==> v36: inputs <==
==> flow/design.v <==
module    Prgm_Counter(clk, reset, PCsrc, address, PCreg);
input                 PCsrc, clk, reset;
input         [8 : 0] address;
output    reg [7 : 0] PCreg;
wire          [7 : 0] temp;
assign    temp = PCreg + 1;
always@(posedge clk, negedge reset)
begin
    if (reset == 0) begin
        PCreg = 0;
	end
    else begin
        if (PCsrc == 1)
            PCreg = temp + address;
        else
            PCreg = temp;
    end
end
endmodule
module ALU (ALUselect, ALUin1, ALUin2, ALUout);
    input		[3  : 0]	ALUselect;
    input		[15 : 0]	ALUin1, ALUin2;
    output	reg	[15 : 0]	ALUout;
    always@(*) 
    begin 
		if  (ALUselect == 0 || ALUselect == 5 || ALUselect == 7 || ALUselect == 8)
			ALUout = ALUin1 + ALUin2;
		else if (ALUselect == 1) 
			ALUout = ALUin1 << ALUin2;
		else if  (ALUselect == 2) 
			ALUout = ALUin1 >> ALUin2;
		else if (ALUselect == 3)
			ALUout = ALUin1 | ALUin2;
		else  if (ALUselect == 4)
			ALUout = ALUin1 & ALUin2;
		else if (ALUselect == 6)
			ALUout = ALUin2;
		else
			ALUout = 0;
    end
endmodule
module Control_Unit(clk, reset, inst_in, opCode, dst, src1, src2, shamt, iconst, jconst, regWrite, memWrite, PCsrc, memtoReg, ALUsrc);
input					clk, reset;
input		[15 : 0]	inst_in;
output		[3  : 0]	opCode;
output		[5  : 0]	iconst; 
output		[8  : 0]	jconst;
output		[2  : 0]	dst, src1, src2, shamt;
output	reg				regWrite, memWrite, PCsrc, memtoReg;  
output	reg	[1  : 0]	ALUsrc;  
assign	opCode	=	inst_in	[3  :  0];
assign	dst		=	inst_in	[6  :  4];
assign	src1	=	inst_in	[9  :  7];
assign	src2	=	inst_in	[12 : 10];
assign	shamt	=	inst_in	[15 : 13];
assign	iconst	=	inst_in	[15 : 10];
assign	jconst	=	inst_in	[12 :  4];
always@(*) begin
    if (reset == 0) begin
        regWrite	= 0;
        memWrite	= 0;
        PCsrc		= 0;
        memtoReg	= 0;
		ALUsrc		= 0;
    end  
    else begin  
        if (opCode < 4'b 1000)
            regWrite = 1'b 1;
        else
            regWrite = 1'b 0;
        if (opCode == 4'b 1000)
            memWrite = 1'b 1;
        else
            memWrite = 1'b 0;
        if (opCode == 4'b 1001)
            PCsrc = 1'b 1;
        else
            PCsrc = 1'b 0;
        if (opCode == 4'b 0111)
            memtoReg = 1'b 1;
        else
            memtoReg = 1'b 0;   
		if (opCode == 4'b 0101 || opCode == 4'b 0110 || opCode == 4'b 0111 || opCode == 4'b 1000)
			ALUsrc = 2'b 01;
		else if (opCode == 4'b 0001 || opCode == 4'b 0010)
			ALUsrc = 2'b 10;
		else
			ALUsrc = 2'b 00;
    end  
end
endmodule
module DataPath (clk, reset, ALUselect, dst, src1, src2, shamt, iconst, regWrite, memtoReg, memWrite, ALUsrc, reg0, reg1, reg2, reg3, reg4, reg5, reg6, reg7, dataMemValue0, dataMemValue1, dataMemValue2, dataMemValue3, dataMemValue4, dataMemValue5, dataMemValue6, dataMemValue7, ALUout, ALUin1, ALUin2, regDataIn);
output		[15 : 0]	reg0, reg1, reg2, reg3, reg4, reg5, reg6, reg7, dataMemValue0, dataMemValue1, dataMemValue2, dataMemValue3, dataMemValue4, dataMemValue5, dataMemValue6, dataMemValue7, ALUout, ALUin1;
output reg	[15 : 0]	ALUin2;
output reg	[15 : 0]	regDataIn;
input					clk, reset, regWrite, memtoReg, memWrite;
input		[1  : 0]	ALUsrc;
input		[2  : 0]	dst, src1, src2, shamt;
input  		[3  : 0]	ALUselect;
input		[5  : 0]	iconst;
reg			[127 : 0]	regFile;
reg			[511 : 0]	dataMem;
localparam	[511 : 0]	DMEM_RESET = {
	{19{16'd0}},
	16'b 0100, 16'b 0011, 16'b 0010, 16'b 0001, 16'b 0101,	 
	16'b 0101, 16'b 1100, 16'b 1000, 16'b 0011,				 
	16'b 0110, 16'b 0001, 16'b 0010, 16'b 0100				 
};
wire		[15 : 0]	nextData;
wire		[15 : 0]	memReadData;
wire		[15 : 0]	dstData;
wire					memInRange;
assign ALUin1	=	regFile[16*src1 +: 16];
assign dstData	=	regFile[16*dst +: 16];
ALU		DP1	(ALUselect, ALUin1, ALUin2, ALUout);
assign	  reg0 = regFile[  0 +: 16];
assign	  reg1 = regFile[ 16 +: 16];
assign    reg2 = regFile[ 32 +: 16];
assign    reg3 = regFile[ 48 +: 16];
assign    reg4 = regFile[ 64 +: 16];
assign    reg5 = regFile[ 80 +: 16];
assign    reg6 = regFile[ 96 +: 16];
assign    reg7 = regFile[112 +: 16];
assign	  dataMemValue0  = dataMem[  0 +: 16];
assign	  dataMemValue1  = dataMem[ 16 +: 16];
assign    dataMemValue2  = dataMem[ 32 +: 16];
assign    dataMemValue3  = dataMem[ 48 +: 16];
assign    dataMemValue4  = dataMem[ 64 +: 16];
assign    dataMemValue5  = dataMem[ 80 +: 16];
assign    dataMemValue6  = dataMem[ 96 +: 16];
assign    dataMemValue7  = dataMem[112 +: 16];
assign memInRange	=	(ALUout[15 : 5] == 11'd0);
assign memReadData	=	memInRange ? dataMem[16*ALUout[4 : 0] +: 16] : 16'd0;
assign nextData		=	(memtoReg == 1) ? memReadData : ALUout;
always@(posedge clk, negedge reset)
begin
	if (reset == 0) begin
		regFile	<=	128'd0;
		dataMem	<=	DMEM_RESET;
	end  
	else begin
		if (regWrite == 1)
			regFile[16*dst +: 16]			<=	nextData;
		if (memWrite == 1 && memInRange)
			dataMem[16*ALUout[4 : 0] +: 16]	<=	dstData;
	end  
end  
always@(posedge clk)
begin
	if (reset == 1)
		regDataIn	<=	nextData;
end
always@(*)
begin
	if (ALUsrc == 0)
		ALUin2	=	regFile[16*src2 +: 16];
	else if (ALUsrc == 1)
		ALUin2 = {10'd0, iconst};
	else if (ALUsrc == 2)
		ALUin2 = {13'd0, shamt};
	else
		ALUin2 = 16'd0;
end
endmodule
module	CPU(clk, reset, instr, pc, reg0, reg1, reg2, reg3, reg4, reg5, reg6, reg7, dataMemValue0, dataMemValue1, dataMemValue2, dataMemValue3, dataMemValue4, dataMemValue5, dataMemValue6, dataMemValue7, ALUout, ALUin1, ALUin2, regDataIn);
output	[15 : 0]	reg0, reg1, reg2, reg3, reg4, reg5, reg6, reg7, dataMemValue0, dataMemValue1, dataMemValue2, dataMemValue3, dataMemValue4, dataMemValue5, dataMemValue6, dataMemValue7, ALUout, ALUin1, ALUin2, regDataIn;
input				clk, reset;
input	[15 : 0]	instr;
output	[7  : 0]	pc;
wire	[7  : 0]	prgm_cntr;
wire 				PCsrc, regWrite, memWrite, memtoReg;
wire	[1  : 0]	ALUsrc;
wire 	[3  : 0]	opCode;
wire	[2	: 0]	dst, src1, src2, shamt;
wire	[5  : 0]	iconst;
wire	[8  : 0]	jconst;
assign pc		=	prgm_cntr;
Prgm_Counter	C1	(clk, reset, PCsrc, jconst, prgm_cntr);
Control_Unit	C2	(clk, reset, instr, opCode, dst, src1, src2, shamt, iconst, jconst, regWrite, memWrite, PCsrc, memtoReg, ALUsrc);
DataPath		C3	(clk, reset, opCode, dst, src1, src2, shamt, iconst, regWrite, memtoReg, memWrite, ALUsrc, reg0, reg1, reg2, reg3, reg4, reg5, reg6, reg7, dataMemValue0, dataMemValue1, dataMemValue2, dataMemValue3, dataMemValue4, dataMemValue5, dataMemValue6, dataMemValue7, ALUout, ALUin1, ALUin2, regDataIn);
endmodule
==> flow/run.sh <==
#!/bin/bash
# the make line also repeats each setting of config.mk as NAME=value (left out here)
make -C /OpenROAD-flow-scripts/flow DESIGN_CONFIG=/design/flow/config.mk WORK_HOME=/design/flow/orfs CLKGATE_MAP_FILE= finish
==> flow/config.mk <==
export PLATFORM = sky130hd
export DESIGN_NAME = CPU
export DESIGN_NICKNAME = CPU
export VERILOG_FILES = /design/flow/design.v
export SDC_FILE = /design/flow/constraint.sdc
export NUM_CORES = 4
export LEC_CHECK = 0
export ABC_AREA = 1
export CAP_MARGIN = 35
export CELL_PAD_IN_SITES_GLOBAL_PLACEMENT = 2
export CORE_ASPECT_RATIO = 1.42
export CORE_MARGIN = 2
export CORE_UTILIZATION = 70
export CTS_CLUSTER_DIAMETER = 327
export CTS_CLUSTER_SIZE = 24
export GPL_ROUTABILITY_DRIVEN = 0
export GPL_TIMING_DRIVEN = 0
export HOLD_SLACK_MARGIN = -0.03
export MAX_ROUTING_LAYER = met4
export MIN_ROUTING_LAYER = met2
export PLACE_DENSITY_LB_ADDON = 0.29
export SETUP_SLACK_MARGIN = 0.93
export SLEW_MARGIN = 25
export TNS_END_PERCENT = 90
==> flow/constraint.sdc <==
create_clock -name core_clock -period 10.2 [get_ports {clk}]
set_input_delay 2.0400 -clock core_clock [delete_from_list [all_inputs] [get_ports {clk}]]
set_output_delay 2.0400 -clock core_clock [all_outputs]
set_load 0.01 [all_outputs]
==> v30 (differences from v36) <==
- ABC_AREA: 1 -> not set
- CELL_PAD_IN_SITES_GLOBAL_PLACEMENT: 2 -> not set
- CORE_ASPECT_RATIO: 1.42 -> 0.61
- CORE_UTILIZATION: 70 -> 63
- CTS_CLUSTER_SIZE: 24 -> not set
- MIN_ROUTING_LAYER: met2 -> not set
- PLACE_DENSITY: not set -> 0.53
- PLACE_DENSITY_LB_ADDON: 0.29 -> not set
- SETUP_SLACK_MARGIN: 0.93 -> -0.25
- SLEW_MARGIN: 25 -> 40
==> notes <==
v30 ran to the end with violations: setup timing. v36 failed in global placement without I/O (3_1_place_gp_skip_io). Against v36, the synthesized cell count of v30 is lower by about 40%. Of v30 and v36, v36 has the higher synthesized area (gap about 6.5%, measured against v36). In v36 the die area is lower than in v30, by 3.8%.
==> figures <==
Outcome: v30 complete, but fails checks; v36 stopped before the end
Stage where the flow stopped: v30 -; v36 global placement without I/O (3_1_place_gp_skip_io)
Layout check failures: v30 setup timing; v36 -
Basic-gate share of the synthesized area counting and, or, nand and nor cells: v30 0.1305; v36 0.2928
Gate count of the mapped netlist: v30 3662; v36 5912
Std-Cell Core Area: v30 60170 sq um; v36 58490 sq um
Vertical die size: v30 197.2 um; v36 293.1 um
Synthesized netlist net count: v30 3728; v36 5978
Synth mux share: v30 0.2281; v36 0
Synthesized area divided by synthesized cell count: v30 10.52 sq um; v36 6.968 sq um
Fraction of the yosys area taken by sequential cells: v30 0.4338; v36 0.4059
Count of instantiated cells in the yosys netlist: v30 3662; v36 5912
Number of standard-cell rows in the floorplan: v30 70; v36 106
Area fraction in xor and xnor cells: v30 0.006591; v36 0.003189
Synthesized-area fraction occupied by adder cells: v30 0.01597; v36 0.01494
Area figure in the yosys stat output: v30 38540 sq um; v36 41200 sq um
Library cell with the highest instance count after synthesis: v30 sky130_fd_sc_hd__dfrtp_1; v36 sky130_fd_sc_hd__nand2_1
Distinct cell type count of the synthesized netlist: v30 108; v36 58
Floorplan utilization: v30 0.6405; v36 0.7043
Aoi/oai-family share of the synthesized area: v30 0.1161; v36 0.1311
Die outline area: v30 63230 sq um; v36 60840 sq um
